## MatrixMultUnit
module MatrixMultUnit(
  input wire reset_n                      ,  
  input wire clk                          ,
  input wire dut_valid                    , 
  output wire dut_ready                   ,
  output wire                           dut__tb__sram_input_write_enable  ,
  output wire [16-1 : 0     ]   dut__tb__sram_input_write_address ,
  output wire [32-1 : 0     ]   dut__tb__sram_input_write_data    ,
  output reg  [16-1 : 0     ]   dut__tb__sram_input_read_address  , 
  input  wire [32-1 : 0     ]   tb__dut__sram_input_read_data     ,     
  output wire                           dut__tb__sram_weight_write_enable  ,
  output wire [16-1 : 0     ]   dut__tb__sram_weight_write_address ,
  output wire [32-1 : 0     ]   dut__tb__sram_weight_write_data    ,
  output reg  [16-1 : 0     ]   dut__tb__sram_weight_read_address  , 
  input  wire [32-1 : 0     ]   tb__dut__sram_weight_read_data     ,     
  output wire                           dut__tb__sram_result_write_enable  ,
  output reg  [16-1 : 0     ]   dut__tb__sram_result_write_address ,
  output wire [32-1 : 0     ]   dut__tb__sram_result_write_data    ,
  output reg  [16-1 : 0     ]   dut__tb__sram_result_read_address  , 
  input  wire [32-1 : 0     ]   tb__dut__sram_result_read_data     ,    
  output wire                           dut__tb__sram_scratchpad_write_enable  ,
  output reg  [16-1 : 0     ]   dut__tb__sram_scratchpad_write_address ,
  output wire [32-1 : 0     ]   dut__tb__sram_scratchpad_write_data    ,
  output reg  [16-1 : 0     ]   dut__tb__sram_scratchpad_read_address  , 
  input  wire [32-1 : 0     ]   tb__dut__sram_scratchpad_read_data  
);
clock: 10.0 ns
lec_check: 0
cap_margin: 20
core_margin: 5
core_utilization: 40
cts_cluster_diameter: 90
cts_cluster_size: 99
max_routing_layer: met4
slew_margin: 25
run.sh (not shown) runs the stock make flow with config.mk's settings and CLKGATE_MAP_FILE=.
Next try:
Settings changed: CORE_MARGIN 5 to 2, CTS_CLUSTER_DIAMETER 90 to unset, CTS_CLUSTER_SIZE 99 to unset, MAX_ROUTING_LAYER met4 to unset, SLEW_MARGIN 25 to 20.
Effect: Setup slack degrades by 0.14 ns; synthesized area does not change; cell area is higher by 0.97%; via count is higher by 1.2%; global-route usage is higher by 0.63 points; synthesized cell count does not change.
Next try:
Settings changed: CORE_UTILIZATION 40 to 59.
Clock period 10.0 ns to 4.39 ns, I/O delays scaled along.
Result: The new run finished but fails on negative setup slack. Setup slack degrades by 4.4 ns. Routed wire length climbs by about 7%. Global-route usage came out higher by 14 points. Final cell count increases by about 4.3%. Fmax goes up by about 18%. Design area is higher by 18%. Clock-buffer cell count goes up by 3. Clock skew is higher by 0.022 ns.
Next try:
Settings changed: CORE_UTILIZATION 59 to 58.
Clock period 4.39 ns to 6.65 ns, I/O delays scaled along.
=> The new run finished but failed the layout checks on negative setup slack. Core utilization is lower by 7.7 points. Register-to-register slack is better by 2.2 ns. First-iteration DRC count is lower slightly. Die size is higher slightly. Sequential cell count stays the same.


MatrixMultUnit again, from the RTL that the note above started with.
// MatrixMultUnit
module MatrixMultUnit(
  input wire reset_n                      ,  
  input wire clk                          ,
  input wire dut_valid                    , 
  output wire dut_ready                   ,
  output wire                           dut__tb__sram_input_write_enable  ,
  output wire [16-1 : 0     ]   dut__tb__sram_input_write_address ,
  output wire [32-1 : 0     ]   dut__tb__sram_input_write_data    ,
  output reg  [16-1 : 0     ]   dut__tb__sram_input_read_address  , 
  input  wire [32-1 : 0     ]   tb__dut__sram_input_read_data     ,     
  output wire                           dut__tb__sram_weight_write_enable  ,
  output wire [16-1 : 0     ]   dut__tb__sram_weight_write_address ,
  output wire [32-1 : 0     ]   dut__tb__sram_weight_write_data    ,
  output reg  [16-1 : 0     ]   dut__tb__sram_weight_read_address  , 
  input  wire [32-1 : 0     ]   tb__dut__sram_weight_read_data     ,     
  output wire                           dut__tb__sram_result_write_enable  ,
  output reg  [16-1 : 0     ]   dut__tb__sram_result_write_address ,
  output wire [32-1 : 0     ]   dut__tb__sram_result_write_data    ,
  output reg  [16-1 : 0     ]   dut__tb__sram_result_read_address  , 
  input  wire [32-1 : 0     ]   tb__dut__sram_result_read_data     ,    
  output wire                           dut__tb__sram_scratchpad_write_enable  ,
  output reg  [16-1 : 0     ]   dut__tb__sram_scratchpad_write_address ,
  output wire [32-1 : 0     ]   dut__tb__sram_scratchpad_write_data    ,
  output reg  [16-1 : 0     ]   dut__tb__sram_scratchpad_read_address  , 
  input  wire [32-1 : 0     ]   tb__dut__sram_scratchpad_read_data  
);
Settings: LEC_CHECK=0, CAP_MARGIN=20, CORE_MARGIN=2, CORE_UTILIZATION=40, SLEW_MARGIN=20; clock period 8.17 ns.
The baseline produced a clean layout.
Change:
Settings changed: CORE_UTILIZATION 40 to 65, CTS_CLUSTER_DIAMETER set to 325, SETUP_SLACK_MARGIN set to 0.75.
Clock period 8.17 ns to 6.65 ns, I/O delays scaled along.
This time the run finished but fails on setup timing.
Utilization came out higher by 35 points.
First-iteration DRC count grows by well over a third.
Flip-flop count stays the same.
Die area shrinks by well over a third.
Count of clock-buffer cells in the layout went down by 8.
Via count rises by a little under a tenth.
Setup slack got worse by 0.89 ns.
Hold slack improved by 0.0065 ns.
Change:
Settings changed: CORE_UTILIZATION 65 to 72, CTS_CLUSTER_DIAMETER 325 to 371, SETUP_SLACK_MARGIN 0.75 to unset.
Clock period 6.65 ns to 7.85 ns, I/O delays scaled along.
The new run ran to the end with no violations.
Cell area fell by about 10%.
Hold slack improves by 0.014 ns.
Via count goes down by 2.1%.
Worst setup slack improved by 0.77 ns.
Synthesized cell count stays the same.
Global-route usage went up by 4.1 points.
Cell count fell by 5.8%.
Critical path depth fell by 9.
Core utilization rises by 0.26 points.
Die area shrinks by about 10%.
Flip-flop count does not change.


## run A
MatrixMultUnit again, from the RTL that the note above started with.
Settings: LEC_CHECK=0, ABC_AREA=0, CAP_MARGIN=20, CELL_PAD_IN_SITES_GLOBAL_PLACEMENT=2, CORE_ASPECT_RATIO=0.65, CORE_MARGIN=5, CORE_UTILIZATION=71, CTS_CLUSTER_DIAMETER=48, CTS_CLUSTER_SIZE=78, GPL_TIMING_DRIVEN=0, MAX_ROUTING_LAYER=met4, SETUP_SLACK_MARGIN=-0.08, SLEW_MARGIN=20; clock period 10.0 ns.
Run A did not make it past global placement without I/O, where a tool error ended it.
[inputs] run B vs run A
Settings: CORE_MARGIN changed from 5 to 2; GPL_TIMING_DRIVEN removed (was 0); CORE_ASPECT_RATIO removed (was 0.65); CELL_PAD_IN_SITES_GLOBAL_PLACEMENT removed (was 2); CTS_CLUSTER_SIZE removed (was 78); SETUP_SLACK_MARGIN removed (was -0.08); MAX_ROUTING_LAYER removed (was met4); CTS_CLUSTER_DIAMETER removed (was 48); CORE_UTILIZATION changed from 71 to 69; ABC_AREA removed (was 0); the clock period (ns, I/O delays scaled along) changed from 10.0 to 15.0.
## What came out
- Compared with run A, in run B y dimension of the die grew by 22%; initial standard-cell utilization of the core shrank by 1.8 points; number of core rows grew by 26%.
- From run A to run B the numbers moved as follows: register area share after synthesis shows no meaningful change, yosys-reported design area after synthesis shows no meaningful change.
- Run B ended with every stage complete and zero timing, DRC or antenna violations.
- Run A did not finish: a tool error stopped it during global placement without I/O.
Input-level comparison between run C and run B:
Settings: a change of CORE_UTILIZATION from 69 to 40; an added MAX_ROUTING_LAYER of met4; a change of SLEW_MARGIN from 20 to 25; a change of the clock period (ns, I/O delays scaled along) from 15.0 to 10.0.
## What came out
Final standard cell area without fillers (run C over run B): increase, about 2.2%. Run C vs. run B: hold-fix buffer count after cts saw little to no change; met2 global-route usage decreased 25 points; fmax fell 2.5 MHz. Going from run B to run C, post-place setup slack decreased 5.36 ns, weighted congestion reported at the end of routability-driven placement decreased 3.1%, final hold slack decreased 0.0035 ns, HPWL after detailed placement increased about 7%.
The following lists how run D was set up differently from run C:
Settings: changing SLEW_MARGIN from 25 to 20; removing MAX_ROUTING_LAYER (formerly met4); setting CTS_CLUSTER_SIZE to 34 for the first time; changing CORE_UTILIZATION from 40 to 71; changing the clock period (ns, I/O delays scaled along) from 10.0 to 6.59.
## What came out
Maximum frequency (higher): run D
Run C and run D ended up with roughly the same clock insertion delay at the later pin of the skew report.
Run D vs run C on cell count along the critical path: run D is the lower one.
The run showing the smaller final setup violation count is run C.
Run D: flow complete, layout not clean; failing: setup timing
Run C → run D: overall routed net length increased by about 13% relative to the old numbers.


Setup of run 1:
MatrixMultUnit again, from the RTL that the note above started with.
// MatrixMultUnit
module MatrixMultUnit(
  input wire reset_n                      ,  
  input wire clk                          ,
  input wire dut_valid                    , 
  output wire dut_ready                   ,
  output wire                           dut__tb__sram_input_write_enable  ,
  output wire [16-1 : 0     ]   dut__tb__sram_input_write_address ,
  output wire [32-1 : 0     ]   dut__tb__sram_input_write_data    ,
  output reg  [16-1 : 0     ]   dut__tb__sram_input_read_address  , 
  input  wire [32-1 : 0     ]   tb__dut__sram_input_read_data     ,     
  output wire                           dut__tb__sram_weight_write_enable  ,
  output wire [16-1 : 0     ]   dut__tb__sram_weight_write_address ,
  output wire [32-1 : 0     ]   dut__tb__sram_weight_write_data    ,
  output reg  [16-1 : 0     ]   dut__tb__sram_weight_read_address  , 
  input  wire [32-1 : 0     ]   tb__dut__sram_weight_read_data     ,     
  output wire                           dut__tb__sram_result_write_enable  ,
  output reg  [16-1 : 0     ]   dut__tb__sram_result_write_address ,
  output wire [32-1 : 0     ]   dut__tb__sram_result_write_data    ,
  output reg  [16-1 : 0     ]   dut__tb__sram_result_read_address  , 
  input  wire [32-1 : 0     ]   tb__dut__sram_result_read_data     ,    
  output wire                           dut__tb__sram_scratchpad_write_enable  ,
  output reg  [16-1 : 0     ]   dut__tb__sram_scratchpad_write_address ,
  output wire [32-1 : 0     ]   dut__tb__sram_scratchpad_write_data    ,
  output reg  [16-1 : 0     ]   dut__tb__sram_scratchpad_read_address  , 
  input  wire [32-1 : 0     ]   tb__dut__sram_scratchpad_read_data  
);
parameter one_address_offset = 12'h1;
parameter idle_state = 4'd0;
parameter get_dimension_state = 4'd1;
parameter accumulating_state = 4'd2;
parameter writing_state = 4'd3;
parameter next_multiplication_setup_state = 4'd4;
parameter setup_multiplication_2_state = 4'd5;
parameter setup_multiplication_3_state = 4'd6;
  ...
clock: 7.59 ns
lec_check: 0
cap_margin: 0
core_margin: 2
core_utilization: 72
cts_cluster_diameter: 30
cts_cluster_size: 34
slew_margin: 20
Run 1: done, clean on timing, DRC and antenna
### run 1 -> run 2
- a change of CAP_MARGIN from 0 to 20
- a deleted CTS_CLUSTER_SIZE that had been 34
- an added SETUP_SLACK_MARGIN of -0.2
- a deleted CTS_CLUSTER_DIAMETER that had been 30
- a change of CORE_UTILIZATION from 72 to 40
- a change of the clock period (ns, I/O delays scaled along) from 7.59 to 8.17
Notes after the runs:
From run 1 to run 2 the numbers moved as follows: utilization lost 38 points, cell area after placement picked up an extra 1.1%, logic share of the area picked up an extra 1.3 points, die area picked up an extra 79%.
Input changes introduced in run 3 (baseline for comparison: run 2):
- CTS_CLUSTER_DIAMETER newly set to 231
- SETUP_SLACK_MARGIN removed (was -0.2)
- CORE_UTILIZATION changed from 40 to 66
- the clock period (ns, I/O delays scaled along) changed from 8.17 to 6.7
[summary]
No stage failed in run 2, and the final checks on the layout all came back clean.
Although run 3 finished all stages, its layout failed final checks on setup timing.
Re area of placed instances: run 3 and run 2 aren't equal, and the higher value belongs to run 3.
Ratio of final minimum period to clock period ends up lower on run 2.
Between run 3 and run 2, the core utilization is lower for run 2.
Relative to run 2, run 3 degrades worst path setup slack after routing.
Run 3 — maximum number of pins on one net before global-route repair 31 higher, run 2 as reference
